// top
module top(input logic [15:0]  data_i,
           input logic         valid_i,
           input logic         clk,
           input logic         rst_n,
           output logic        ready_o,
           output logic valid_o,
           output logic [31:0] password_o);
    logic [15:0] dividend;
    logic [15:0] quotient;
    logic [15:0] remainder;
    logic        init;
    logic        stop;
    logic [31:0] turns;
    logic        ready1;
    logic        valid2, ready2;
    logic        valid3;
    logic [15:0] cnt;
    logic [15:0] total_num_turns;
    typedef enum logic[2:0] {
        IDLE,
        CHECK_TOTAL_CNT,
        ACTIVE,
        WAIT1,
        WAIT2,
        DONE
    }state_t;
    state_t state;
    always_ff @(posedge clk) begin
        if(!rst_n) begin
            state <= IDLE;
            valid_o <= 0;
            init <= 1;
            stop <= 1;
            cnt <= 0;
        end
        else begin
            unique case(state)
                IDLE: begin
                    if(valid_i && ready_o) begin
                        init <= 0;
                        state <= CHECK_TOTAL_CNT;
                    end
                end
                CHECK_TOTAL_CNT: begin
                    if(cnt == total_num_turns) begin
                        state <= DONE;
                    end
                    else begin
                        state <= ACTIVE;
                        stop <= 0;
                        init <= 0;
                    end
                end
                ACTIVE:begin
                    if(ready_o && valid_i) begin
                        cnt <= cnt + 1;
                        if(cnt + 1 == total_num_turns) begin
                            state <= WAIT1;
                            stop <= 1;
                        end
                    end
                end
                WAIT1: begin
  ...
make LEC_CHECK=0 CAP_MARGIN=20 CORE_MARGIN=2 CORE_UTILIZATION=67 CTS_CLUSTER_DIAMETER=390 CTS_CLUSTER_SIZE=91 HOLD_SLACK_MARGIN=-0.06 SLEW_MARGIN=20 TNS_END_PERCENT=15 finish   # period 13.0 ns
run.sh (not shown) runs the stock make flow with config.mk's settings and CLKGATE_MAP_FILE=.
Next try:
- ABC_AREA: not set -> 1
- CORE_UTILIZATION: 67 -> 72
- CTS_CLUSTER_DIAMETER: 390 -> not set
- CTS_CLUSTER_SIZE: 91 -> not set
- HOLD_SLACK_MARGIN: -0.06 -> not set
- TNS_END_PERCENT: 15 -> not set
- clock period: 13.0 -> 11.4 ns (I/O delays scaled with it)
After rerunning: First-iteration DRC count goes up by 73%; utilization goes up by 5.5 points; via count goes up by 18%; routed wire length goes up by 17%; global-route usage goes up by 5.3 points; final cell count goes up by 20%; sequential share of layout area goes down by 0.91 points.
Next try:
- ABC_AREA: 1 -> not set
- CORE_UTILIZATION: 72 -> 46
- GPL_ROUTABILITY_DRIVEN: not set -> 0
- clock period: 11.4 -> 13.0 ns (I/O delays scaled with it)
Routed wire length fell by roughly a tenth.
Register-to-register slack improves by 0.18 ns.
Clock-buffer cell count does not change.
Final cell count fell by roughly a tenth.
Next try:
- ABC_AREA: not set -> 1
- CAP_MARGIN: 20 -> 40
- CORE_UTILIZATION: 46 -> 35
- HOLD_SLACK_MARGIN: not set -> 0.11
- PLACE_DENSITY: not set -> 0.6
Setup slack improved by 0.90 ns; hold slack gains 0.0035 ns; non-clock buffer count came out lower by 23; via count rises by roughly a tenth; cell count climbs by a quarter to a third; final area went up by a few percent; critical path depth climbs by 10.

========
top again, from the RTL that the note above started with.
==> flow/config.mk <==
export PLATFORM = sky130hd
export DESIGN_NAME = top
export DESIGN_NICKNAME = top
export VERILOG_FILES = /design/flow/design.v
export SDC_FILE = /design/flow/constraint.sdc
export NUM_CORES = 4
export LEC_CHECK = 0
export CAP_MARGIN = 5
export CORE_MARGIN = 9
export CORE_UTILIZATION = 46
export CTS_CLUSTER_DIAMETER = 278
export CTS_CLUSTER_SIZE = 77
export MAX_ROUTING_LAYER = met4
export PLACE_DENSITY_LB_ADDON = 0.15
export SLEW_MARGIN = 40
export TNS_END_PERCENT = 25
==> flow/constraint.sdc <==
create_clock -name core_clock -period 16.1 [get_ports {clk}]
set_input_delay 3.2200 -clock core_clock [delete_from_list [all_inputs] [get_ports {clk}]]
set_output_delay 3.2200 -clock core_clock [all_outputs]
set_load 0.01 [all_outputs]
The first run finished with timing, DRC and antenna clean.
Then changed:
- CAP_MARGIN: 5 -> 40
- CORE_ASPECT_RATIO: not set -> 0.72
- CORE_MARGIN: 9 -> 2
- CORE_UTILIZATION: 46 -> 72
- CTS_CLUSTER_DIAMETER: 278 -> not set
- CTS_CLUSTER_SIZE: 77 -> not set
- MAX_ROUTING_LAYER: met4 -> not set
- PLACE_DENSITY_LB_ADDON: 0.15 -> not set
- SLEW_MARGIN: 40 -> 20
- TNS_END_PERCENT: 25 -> not set
- clock period: 16.1 -> 10.4 ns (I/O delays scaled with it)
Effect:
- The changed run ran to the end with violations: setup timing
- global-route usage climbs by 22 points
- core utilization is higher by 40 points
- sequential share of layout area fell by 3.0 points
- worst hold slack degrades by 0.0032 ns
Then changed:
- CAP_MARGIN: 40 -> 20
- CORE_ASPECT_RATIO: 0.72 -> not set
- CORE_UTILIZATION: 72 -> 40
- PLACE_DENSITY: not set -> 0.6
- clock period: 10.4 -> 12.6 ns (I/O delays scaled with it)
Now the flow went through all stages and came out clean.
Cell area is lower by 9.6%.
Worst setup slack improves by 2.5 ns.
Final cell count is higher by 0.75%.
Area after synthesis stays the same.
Via count is lower by 21%.

========
Setup of job 7863:
The RTL this note starts from:
==> flow/design.v <==
module divider(
    input logic [15:0]  dividend,
    output logic [15:0] quotient,
    output logic [15:0] remainder
);
    localparam logic[15:0] MAGIC = 16'h000047AF;
    logic [31:0]           temp;
    logic [31:0]           q;
    logic [15:0]           diff, t;
    assign temp = MAGIC * dividend[14:0];
    assign q = temp[31:16];
    assign diff = (dividend[14:0] - q) >> 1;
    assign t = diff + q;
    assign quotient = t >> 6;
    assign remainder[14:0] = dividend[14:0] - ((quotient << 6) + (quotient << 5) + (quotient << 2));
    assign remainder[15] = dividend[15];
endmodule
module input_circuit(
    input logic clk,
    input logic rst_n,
    input logic init_i,
    input logic stop_i,
    input logic [15:0] data_i,
    input logic valid_1,
    output logic ready_1,
    output logic [15:0] data_o,
    output logic valid_2,
    input  logic ready_2,
    output logic[15:0] total_num_turns_o
);
    logic[15:0] skid_buffer;
    logic       skid_buffer_empty;
    logic       r_init;
    logic       t1_done, t2_done;
    assign t1_done = ready_1 && valid_1;
    assign t2_done = ready_2 && valid_2;
    always_ff @(posedge clk) begin
        if(!rst_n) begin
            ready_1 <= 0;
        end
        else begin
            if(r_init)
              ready_1 <= !t1_done;
            else begin
                if(!stop_i) begin
                    if(skid_buffer_empty) begin
                        if((!valid_2) || t2_done)
                          ready_1 <= 1;
                        else ready_1 <= 0;
                    end else ready_1 <= 0;
                end
                else
                    ready_1 <= 0;
            end
        end
    end
    always_ff @(posedge clk) begin
        if(!rst_n) begin
            valid_2 <= 0;
        end
        else begin
            if(r_init)
              valid_2 <= 0;
            else begin
                if(t2_done) begin
                    if(skid_buffer_empty) begin
                        if(t1_done) begin
                            data_o <= data_i;
                            valid_2 <= 1;
                        end
                        else begin
                            valid_2 <= 0;
                        end
                    end
                    else begin
                        data_o <= skid_buffer;
                        valid_2 <= 1;
                    end
                end
                else if(!valid_2) begin
                    if(t1_done) begin
                        data_o <= data_i;
                        valid_2 <= 1;
                    end
                end
            end
        end
    end
    always_ff @(posedge clk) begin
        if(!rst_n) begin
            r_init <= 0;
            skid_buffer_empty <= 1;
        end
        else begin
            if(r_init) begin
                if(t1_done) begin
                    r_init <= 0;
                    total_num_turns_o <= data_i;
                end
            end
            else begin
                if(init_i)
                    r_init <= 1;
                if(t1_done && valid_2 && !t2_done) begin
                    skid_buffer <= data_i;
                    skid_buffer_empty <= 0;
                end
                else if(!t1_done && t2_done && !skid_buffer_empty) begin
                    skid_buffer_empty <= 1;
                end
            end
        end
    end
endmodule
module dial_solver(
        input logic [15:0] val,
        input logic        valid_i,
        input logic        clk,
        input logic        rst_n,
        input logic [15:0] full_turns,
        output logic       ready,
        output logic       valid,
        output logic [31:0] password
);
    logic signed[31:0] dial;
    logic signed[31:0] old_dial;
    logic [15:0] rval;
    typedef enum logic {
        LEFT = 0,
        RIGHT = 1
    } turn_t;
    typedef enum logic[2:0]{
        IDLE,
        READY,
        CHECK_TURN,
        R_END,
        L_END
    }state_t;
    logic turn;
    state_t state;
    assign turn = rval[15];
    always_ff @(posedge clk) begin
        if(!rst_n) begin
            ready <= 0;
            password <= 0;
            dial <= 50;
            state <= IDLE;
        end
        else begin
            unique case(state)
                IDLE: begin
                    ready <= 1;
                    state <= READY;
                end
                READY: begin
                    if(valid_i) begin
                      old_dial <= dial;
                      password <= password + full_turns;
                      rval <= val;
                      state <= CHECK_TURN;
                      ready <= 0;
                    end
                end
                CHECK_TURN: begin
                    if(turn == RIGHT) begin
                      dial <= dial + rval[14:0];
                      state <= R_END;
                    end
                    else begin
                      dial <= dial - rval[14:0];
                      state <= L_END;
                    end
                end
                R_END: begin
                    if(dial > 99) begin
                        dial <= dial - 100;
                        password <= password + 1;
                    end
                    state <= READY;
                    ready <= 1;
                end
                L_END: begin
                    if(dial < 0) begin
                      dial <= dial + 100;
                    end
                    if((dial < 0 || dial == 0) && old_dial != 0)
                        password <= password + 1;
                    state <= READY;
                    ready <= 1;
                end
            endcase
        end
    end
endmodule
module top(input logic [15:0]  data_i,
           input logic         valid_i,
           input logic         clk,
           input logic         rst_n,
           output logic        ready_o,
           output logic valid_o,
           output logic [31:0] password_o);
    logic [15:0] dividend;
    logic [15:0] quotient;
    logic [15:0] remainder;
    logic        init;
    logic        stop;
    logic [31:0] turns;
    logic        ready1;
    logic        valid2, ready2;
    logic        valid3;
    logic [15:0] cnt;
    logic [15:0] total_num_turns;
    typedef enum logic[2:0] {
        IDLE,
        CHECK_TOTAL_CNT,
        ACTIVE,
        WAIT1,
        WAIT2,
        DONE
    }state_t;
    state_t state;
    always_ff @(posedge clk) begin
        if(!rst_n) begin
            state <= IDLE;
            valid_o <= 0;
            init <= 1;
            stop <= 1;
            cnt <= 0;
        end
        else begin
            unique case(state)
                IDLE: begin
                    if(valid_i && ready_o) begin
                        init <= 0;
                        state <= CHECK_TOTAL_CNT;
                    end
                end
                CHECK_TOTAL_CNT: begin
                    if(cnt == total_num_turns) begin
                        state <= DONE;
                    end
                    else begin
                        state <= ACTIVE;
                        stop <= 0;
                        init <= 0;
                    end
                end
                ACTIVE:begin
                    if(ready_o && valid_i) begin
                        cnt <= cnt + 1;
                        if(cnt + 1 == total_num_turns) begin
                            state <= WAIT1;
                            stop <= 1;
                        end
                    end
                end
                WAIT1: begin
                    state <= WAIT2;
                end
                WAIT2: begin
                    if(ready2 && !valid2) begin
                        valid_o <= 1;
                        state <= DONE;
                    end
                end
                DONE:begin
                    valid_o <= 0;
                    stop <= 1;
                    init <= 1;
                    state <= IDLE;
                end
            endcase
        end
    end
    input_circuit ic (
        .clk (clk),
        .rst_n (rst_n),
        .data_i (data_i),
        .valid_1 (valid_i),
        .ready_1 (ready_o),
        .data_o (dividend),
        .valid_2 (valid2),
        .ready_2 (ready2),
        .total_num_turns_o (total_num_turns),
        .init_i (init),
        .stop_i (stop));
    divider d(.dividend (dividend),
              .quotient (quotient),
              .remainder (remainder));
    dial_solver ds(.val (remainder),
                  .valid_i (valid2),
                  .clk (clk),
                  .rst_n (rst_n),
                  .ready (ready2),
                  .valid (valid_3),
                  .password (password_o),
                  .full_turns (quotient));
endmodule
==> flow/config.mk <==
export PLATFORM = sky130hd
export DESIGN_NAME = top
export DESIGN_NICKNAME = top
export VERILOG_FILES = /design/flow/design.v
export SDC_FILE = /design/flow/constraint.sdc
export NUM_CORES = 4
export LEC_CHECK = 0
export CAP_MARGIN = 20
export CORE_MARGIN = 2
export CORE_UTILIZATION = 40
export CTS_CLUSTER_DIAMETER = 390
export CTS_CLUSTER_SIZE = 94
export HOLD_SLACK_MARGIN = -0.06
export PLACE_DENSITY = 0.38
export SLEW_MARGIN = 20
export TNS_END_PERCENT = 25
==> flow/constraint.sdc <==
create_clock -name core_clock -period 13.0 [get_ports {clk}]
set_input_delay 2.6000 -clock core_clock [delete_from_list [all_inputs] [get_ports {clk}]]
set_output_delay 2.6000 -clock core_clock [all_outputs]
set_load 0.01 [all_outputs]
Job 7863 finished every step from synthesis to the final layout, and the layout passed the timing, design-rule and antenna checks.
### job 7863 -> job 7030
# job 7863
export LEC_CHECK = 0
export CAP_MARGIN = 20
export CORE_MARGIN = 2
export CORE_UTILIZATION = 40
export CTS_CLUSTER_DIAMETER = 390
export CTS_CLUSTER_SIZE = 94
export HOLD_SLACK_MARGIN = -0.06
export PLACE_DENSITY = 0.38
export SLEW_MARGIN = 20
export TNS_END_PERCENT = 25
create_clock -name core_clock -period 13.0 [get_ports {clk}]
# job 7030
export LEC_CHECK = 0
export ABC_AREA = 1
export CAP_MARGIN = 20
export CORE_MARGIN = 2
export CORE_UTILIZATION = 72
export SLEW_MARGIN = 20
create_clock -name core_clock -period 11.3 [get_ports {clk}]
--- outcome ---
Of the two candidates, job 7863 has the better hold slack and job 7030 the worse one. From job 7863 to job 7030 the numbers moved as follows: placed cell count rose by 8.3%, met3 usage in global routing rose by 3.4 points, minimum period implied by the final worst setup slack fell by 1.39 ns. Job 7863 ended up with fewer cell instances than job 7030 did. In job 7030 relative to job 7863, design area had gone up by a few percent. [job 7030 vs job 7863] number of vias per cell after detailed routing: higher in job 7030. A slowest stage cell on the critical path of fa_1 is what job 7863 shows, while edfxtp_1 belongs to job 7030. Yosys chip area: job 7030 and job 7863 compared, lower one is job 7863.
Changes in job 5015 relative to job 7030:
# job 7030
export LEC_CHECK = 0
export ABC_AREA = 1
export CAP_MARGIN = 20
export CORE_MARGIN = 2
export CORE_UTILIZATION = 72
export SLEW_MARGIN = 20
create_clock -name core_clock -period 11.3 [get_ports {clk}]
# job 5015
export LEC_CHECK = 0
export ABC_AREA = 1
export CAP_MARGIN = 20
export CORE_MARGIN = 2
export CORE_UTILIZATION = 68
export CTS_CLUSTER_DIAMETER = 365
export PLACE_DENSITY = 0.37
export SLEW_MARGIN = 20
create_clock -name core_clock -period 6.56 [get_ports {clk}]
### Flow results
Re synthesized-area fraction occupied by and/or/nand/nor cells: no difference whatsoever between job 7030 and job 5015.
Job 5015 got as far as global routing (5_1_grt), where a tool error ended the run.
The area of the die in job 5015 is 1.06 times that in job 7030.
Re count of input and output buffers: no difference whatsoever between job 7030 and job 5015.
Going from job 7030 to job 5015, total number of clock tree sinks held steady; height of the die grew by about 2.8%.
The following lists how job 8969 was set up differently from job 5015:
# job 5015
export LEC_CHECK = 0
export ABC_AREA = 1
export CAP_MARGIN = 20
export CORE_MARGIN = 2
export CORE_UTILIZATION = 68
export CTS_CLUSTER_DIAMETER = 365
export PLACE_DENSITY = 0.37
export SLEW_MARGIN = 20
create_clock -name core_clock -period 6.56 [get_ports {clk}]
# job 8969
export LEC_CHECK = 0
export ABC_AREA = 1
export CAP_MARGIN = 20
export CORE_MARGIN = 2
export CORE_UTILIZATION = 72
export PLACE_DENSITY_LB_ADDON = 0.2
export SETUP_SLACK_MARGIN = 3.0
export SLEW_MARGIN = 20
export TNS_END_PERCENT = 5
create_clock -name core_clock -period 11.4 [get_ports {clk}]
Results
Job 8969 closes out successfully: all stages finished, all timing, DRC and antenna checks passed.
Higher initial cell density of the core among job 8969 and job 5015: job 8969
Of job 8969 and job 5015, job 8969 shows the lower horizontal die dimension, with job 5015 above it.
Job 5015 -> job 8969: synthesized cell count flat
What job 5015 reported for total half-perimeter wirelength after legalization and detailed placement has to be multiplied by 0.879 to get the figure for job 8969.
Count of standard-cell rows: job 8969 and job 5015 compared, lower one is job 8969
Number of instances resized during post-cts repair: job 8969 lower than job 5015
Going from job 5015 to job 8969, share of async-settable or async-resettable flops after synthesis saw little to no change; placed standard-cell area saw a decrease.
What job 226 does differently from job 8969 at the input level:
# job 8969
export LEC_CHECK = 0
export ABC_AREA = 1
export CAP_MARGIN = 20
export CORE_MARGIN = 2
export CORE_UTILIZATION = 72
export PLACE_DENSITY_LB_ADDON = 0.2
export SETUP_SLACK_MARGIN = 3.0
export SLEW_MARGIN = 20
export TNS_END_PERCENT = 5
create_clock -name core_clock -period 11.4 [get_ports {clk}]
# job 226
export LEC_CHECK = 0
export CAP_MARGIN = 20
export CORE_MARGIN = 2
export CORE_UTILIZATION = 41
export PLACE_DENSITY = 0.6
export SLEW_MARGIN = 20
create_clock -name core_clock -period 12.6 [get_ports {clk}]
==> results <==
Job 226: PASS, flow complete, no timing, DRC or antenna violations. Per the comparison of job 226 with job 8969, number of detailed-route iterations in the first pass decreased by 7 relative to the old numbers. Compared to job 8969, the routing of job 226 uses less wire. [compare] base=job 8969 new=job 226: final cycle utilization of the critical path rose 3.5 points, portion of the post-synthesis area used by sequential elements rose 1.1 points.
The inputs of job 7510 differ from those of job 226 as listed below.
# job 226
export LEC_CHECK = 0
export CAP_MARGIN = 20
export CORE_MARGIN = 2
export CORE_UTILIZATION = 41
export PLACE_DENSITY = 0.6
export SLEW_MARGIN = 20
create_clock -name core_clock -period 12.6 [get_ports {clk}]
# job 7510
export LEC_CHECK = 0
export CAP_MARGIN = 20
export CORE_MARGIN = 2
export CORE_UTILIZATION = 65
export SLEW_MARGIN = 20
create_clock -name core_clock -period 10.1 [get_ports {clk}]
==> results <==
Summary across job 226 and job 7510: the single failing run is job 7510. In the reports for job 226 and job 7510, the larger number of DRC markers after the initial detailed-route iteration belongs to job 7510. Taking job 226 as the reference, in job 7510 worst path buffer plus inverter count rose by 1; signed area change from the synthesized netlist to the final layout rose by 9.0 points. First-pass GRT wire length was higher in the run labelled job 7510. Job 7510 gives less arrival time at the worst endpoint than job 226 did. Post-route cell area: job 7510 worse than job 226. [job 7510] total number of tap cells fell 214 relative to job 226.
